==> flow/design.v <==
`timescale 1ns / 1ps
module bcd(clk, rst, broj, desetice, jedinice);
   input clk;                                               
   input rst;                                               
   input  [7:0] broj;                                       
   output reg [3:0] desetice;                               
   output reg [3:0] jedinice;                               
   reg [15:0] shift;                                        
   reg [3:0] i;                                             
   reg [15:0] t;                                            
   always @(posedge clk)
   begin
      if (rst)
         i <= 4'd0;
      else
      begin
         t = shift;
         if (i == 0)                                        
         begin
            t[15:8] = 8'd0;
            t[7:0] = broj;
         end
         if (i < 8)                                         
         begin
            if (t[11:8] >= 5)                               
               t[11:8] = t[11:8] + 4'd3;                    
            if (t[15:12] >= 5)                              
               t[15:12] = t[15:12] + 4'd3;                  
            t = t << 1;                                     
            shift <= t;
            i <= i + 4'd1;
         end
         else                                               
         begin
            desetice <= shift[15:12];
            jedinice <= shift[11:8];
            i <= 4'd0;
         end
      end
   end
endmodule
`timescale 1ns / 1ps
module kosarka(
      input clk,                                            
      input rst,                                            
      input b0,b1,b2,b3,                                    
      input p0,p1,p2,                                       
      output a,b,c,d,e,f,g,dp,                              
      output [3:0] an                                       
    );
localparam [16:0] DIV_D = 17'd25;                           
localparam [28:0] DIV_V = 29'd500;                          
reg clkD,clkV;                                              
reg [16:0] brojacD;                                         
reg [28:0] brojacV;                                         
reg [7:0] vremeA,vremeB,rezulA,rezulB;                      
reg [3:0] displej;                                          
reg [6:0] s_seg;                                            
reg [3:0] cifra;                                            
reg stop;                                                   
wire [3:0] vremeAdesetice, vremeAjedinice, vremeBdesetice, vremeBjedinice;   
wire [3:0] rezulAdesetice, rezulAjedinice, rezulBdesetice, rezulBjedinice;   
reg stanjeB0, stanjeB1, stanjeB2, stanjeB3;                 
bcd bcd_vremeA(clk, rst, vremeA, vremeAdesetice, vremeAjedinice);
bcd bcd_vremeB(clk, rst, vremeB, vremeBdesetice, vremeBjedinice);            
bcd bcd_rezulA(clk, rst, rezulA, rezulAdesetice, rezulAjedinice);
bcd bcd_rezulB(clk, rst, rezulB, rezulBdesetice, rezulBjedinice);
wire tickD = (brojacD == DIV_D) && !clkD;                   
wire tickV = (brojacV == DIV_V) && !clkV;                   
reg n_stop, n_s0, n_s1, n_s2, n_s3;
reg [7:0] n_rezulA, n_rezulB;
reg [3:0] n_displej, n_cifra;
always @(*)
   begin
      n_stop = stop;
      n_s0 = stanjeB0; n_s1 = stanjeB1; n_s2 = stanjeB2; n_s3 = stanjeB3;
      n_rezulA = rezulA; n_rezulB = rezulB;
      n_displej = displej; n_cifra = cifra;
      if(vremeA==0 && vremeB==0)                            
         n_stop = 1'b1;                                     
      case({p2,cifra})
         5'b00111: begin n_displej = vremeBjedinice; n_cifra = 4'b1110; end
         5'b01110: begin n_displej = vremeBdesetice; n_cifra = 4'b1101; end   
         5'b01101: begin n_displej = vremeAjedinice; n_cifra = 4'b1011; end
         5'b01011: begin n_displej = vremeAdesetice; n_cifra = 4'b0111; end
         5'b10111: begin n_displej = rezulBjedinice; n_cifra = 4'b1110; end
         5'b11110: begin n_displej = rezulBdesetice; n_cifra = 4'b1101; end   
         5'b11101: begin n_displej = rezulAjedinice; n_cifra = 4'b1011; end
         5'b11011: begin n_displej = rezulAdesetice; n_cifra = 4'b0111; end
         default: ;
      endcase
      if(b0 == 1'b1)
         n_s0 = 1'b1;                                       
      if(n_s0==1'b1 && b0 == 1'b0)                          
      begin
         n_stop = ~n_stop;                                  
         n_s0 = 1'b0;
      end
      if(b1 == 1'b1)
         n_s1 = 1'b1;                                       
      if(n_s1==1'b1 && b1 == 1'b0)
      begin
         case({p1,p0})
            2'b00: n_rezulB = n_rezulB+8'd3;                
            2'b01: n_rezulB = n_rezulB-8'd3;
            2'b10: n_rezulA = n_rezulA+8'd3;
            2'b11: n_rezulA = n_rezulA-8'd3;
         endcase
         n_s1 = 1'b0;
      end
      if(b2 == 1'b1)
         n_s2 = 1'b1;                                       
      if(n_s2==1'b1 && b2 == 1'b0)
      begin
         case({p1,p0})
            2'b00: n_rezulB = n_rezulB+8'd2;                
            2'b01: n_rezulB = n_rezulB-8'd2;
            2'b10: n_rezulA = n_rezulA+8'd2;
            2'b11: n_rezulA = n_rezulA-8'd2;
         endcase
         n_s2 = 1'b0;
      end
      if(b3 == 1'b1)
         n_s3 = 1'b1;                                       
      if(n_s3==1'b1 && b3 == 1'b0)
      begin
         case({p1,p0})
            2'b00: n_rezulB = n_rezulB+8'd1;                
            2'b01: n_rezulB = n_rezulB-8'd1;
            2'b10: n_rezulA = n_rezulA+8'd1;
            2'b11: n_rezulA = n_rezulA-8'd1;
         endcase
         n_s3 = 1'b0;
      end
   end
always @(posedge clk)
   begin
      if (rst)
      begin
         clkD <= 1'b0; clkV <= 1'b0;
         brojacD <= 17'd0; brojacV <= 29'd0;
         vremeA <= 8'd40; vremeB <= 8'd0;                   
         rezulA <= 8'd0; rezulB <= 8'd0;
         displej <= 4'b0110;
         s_seg <= 7'd0;
         cifra <= 4'b1110;
         stop <= 1'b1;
         stanjeB0 <= 1'b0; stanjeB1 <= 1'b0; stanjeB2 <= 1'b0; stanjeB3 <= 1'b0;
      end
      else
      begin
         if(brojacD==DIV_D)                                 
         begin
            clkD <= ~clkD;
            brojacD <= 17'd1;
         end
         else
            brojacD <= brojacD+17'd1;
         if(brojacV==DIV_V)                                 
         begin
            clkV <= ~clkV;
            brojacV <= 29'd1;
         end
         else
            brojacV <= brojacV+29'd1;
         case(displej)
            4'd0 : s_seg <= 7'b1000000;                     
            4'd1 : s_seg <= 7'b1111001;                     
            4'd2 : s_seg <= 7'b0100100;                     
            4'd3 : s_seg <= 7'b0110000;                     
            4'd4 : s_seg <= 7'b0011001;                     
            4'd5 : s_seg <= 7'b0010010;                     
            4'd6 : s_seg <= 7'b0000010;                     
            4'd7 : s_seg <= 7'b1111000;                     
            4'd8 : s_seg <= 7'b0000000;                     
            4'd9 : s_seg <= 7'b0010000;                     
            default : s_seg <= 7'b1000000;                  
         endcase
         if (tickV)                                         
         begin
            if(stop==0)                                     
            begin
               if(vremeB==0)                                
               begin
                  vremeB <= 8'd59;                          
                  vremeA <= vremeA-8'd1;                    
               end
               else
                  vremeB <= vremeB-8'd1;
            end
         end
         if (tickD)                                         
         begin
            stop <= n_stop;
            stanjeB0 <= n_s0; stanjeB1 <= n_s1; stanjeB2 <= n_s2; stanjeB3 <= n_s3;
            rezulA <= n_rezulA; rezulB <= n_rezulB;
            displej <= n_displej;
            cifra <= n_cifra;
         end
      end
   end
assign an = cifra;
assign {g, f, e, d, c, b, a} = s_seg;                       
assign dp = 1'b1;                                           
endmodule
clock: 7.88 ns
lec_check: 0
cap_margin: 20
core_margin: 2
core_utilization: 58
slew_margin: 20
tns_end_percent: 70
run.sh (not shown) runs the stock make flow with config.mk's settings and CLKGATE_MAP_FILE=.
Rerun with:
Settings changed: CORE_UTILIZATION 58 to 57, TNS_END_PERCENT 70 to default.
Clock period 7.88 ns to 4.06 ns, I/O delays scaled along.
Effect: This time the run produced a layout that fails on negative setup slack. Global-route usage rises by 0.50 points. Sequential power rises by 94%. Power rises by 96%. Core utilization rises by 3.5 points. Critical path depth falls by 1.
Rerun with:
Settings changed: ABC_AREA from default to 1, CORE_UTILIZATION 57 to 72, CTS_CLUSTER_DIAMETER from default to 29, CTS_CLUSTER_SIZE from default to 39, PLACE_DENSITY from default to 0.95, SETUP_SLACK_MARGIN from default to 0.64.
Clock period 4.06 ns to 3.99 ns, I/O delays scaled along.
Result:
- The changed run stopped in global routing (5_1_grt) (GRT-0116)
- synthesized cell count grows by 13%
- die size fell by about 20%
- synthesized area goes down by 0.64%
Rerun with:
Settings changed: CTS_CLUSTER_DIAMETER 29 to 28, CTS_CLUSTER_SIZE 39 to 15, GPL_ROUTABILITY_DRIVEN from default to 0, PLACE_DENSITY 0.95 to default, PLACE_DENSITY_LB_ADDON from default to 0.07, SETUP_SLACK_MARGIN 0.64 to 1.15.
After rerunning:
- With this change the flow passed the timing, DRC and antenna checks
- area after synthesis does not change
- synthesized cell count stays the same
- die area is unchanged
Rerun with:
Settings changed: CAP_MARGIN 20 to 0, CTS_CLUSTER_DIAMETER 28 to default, CTS_CLUSTER_SIZE 15 to 41, GPL_ROUTABILITY_DRIVEN 0 to 1, HOLD_SLACK_MARGIN from default to 0.28, MIN_ROUTING_LAYER from default to met1, PLACE_DENSITY_LB_ADDON 0.07 to 0.06, SETUP_SLACK_MARGIN 1.15 to default, TNS_END_PERCENT from default to 15.
=> Design area came out lower by 10%. Worst setup slack is better by 320 ps. Routed wire length came out lower by 41%. Area after synthesis does not change. Via count came out lower by 23%. Global-route usage came out lower by 7.9 points. First-iteration DRC count came out lower by 64%. Non-clock buffer count came out lower by 42. Critical path depth came out lower by 2.
Rerun with:
Settings changed: CORE_UTILIZATION 72 to 71, CTS_CLUSTER_SIZE 41 to 39, GPL_ROUTABILITY_DRIVEN 1 to default, MIN_ROUTING_LAYER met1 to default, PLACE_DENSITY_LB_ADDON 0.06 to 0.09, SETUP_SLACK_MARGIN from default to 0.53, TNS_END_PERCENT 15 to default.
=> The changed run passed the timing, DRC and antenna checks; routed wire length rose by 8.8%; clock-buffer cell count fell by 1; cell area came out higher by 1.9%; combinational power rose by 7.6%; total power came out lower by 2.5%; via count went up by 3.3%.
No activity file was given, so power comes from the tool's default toggle rates.
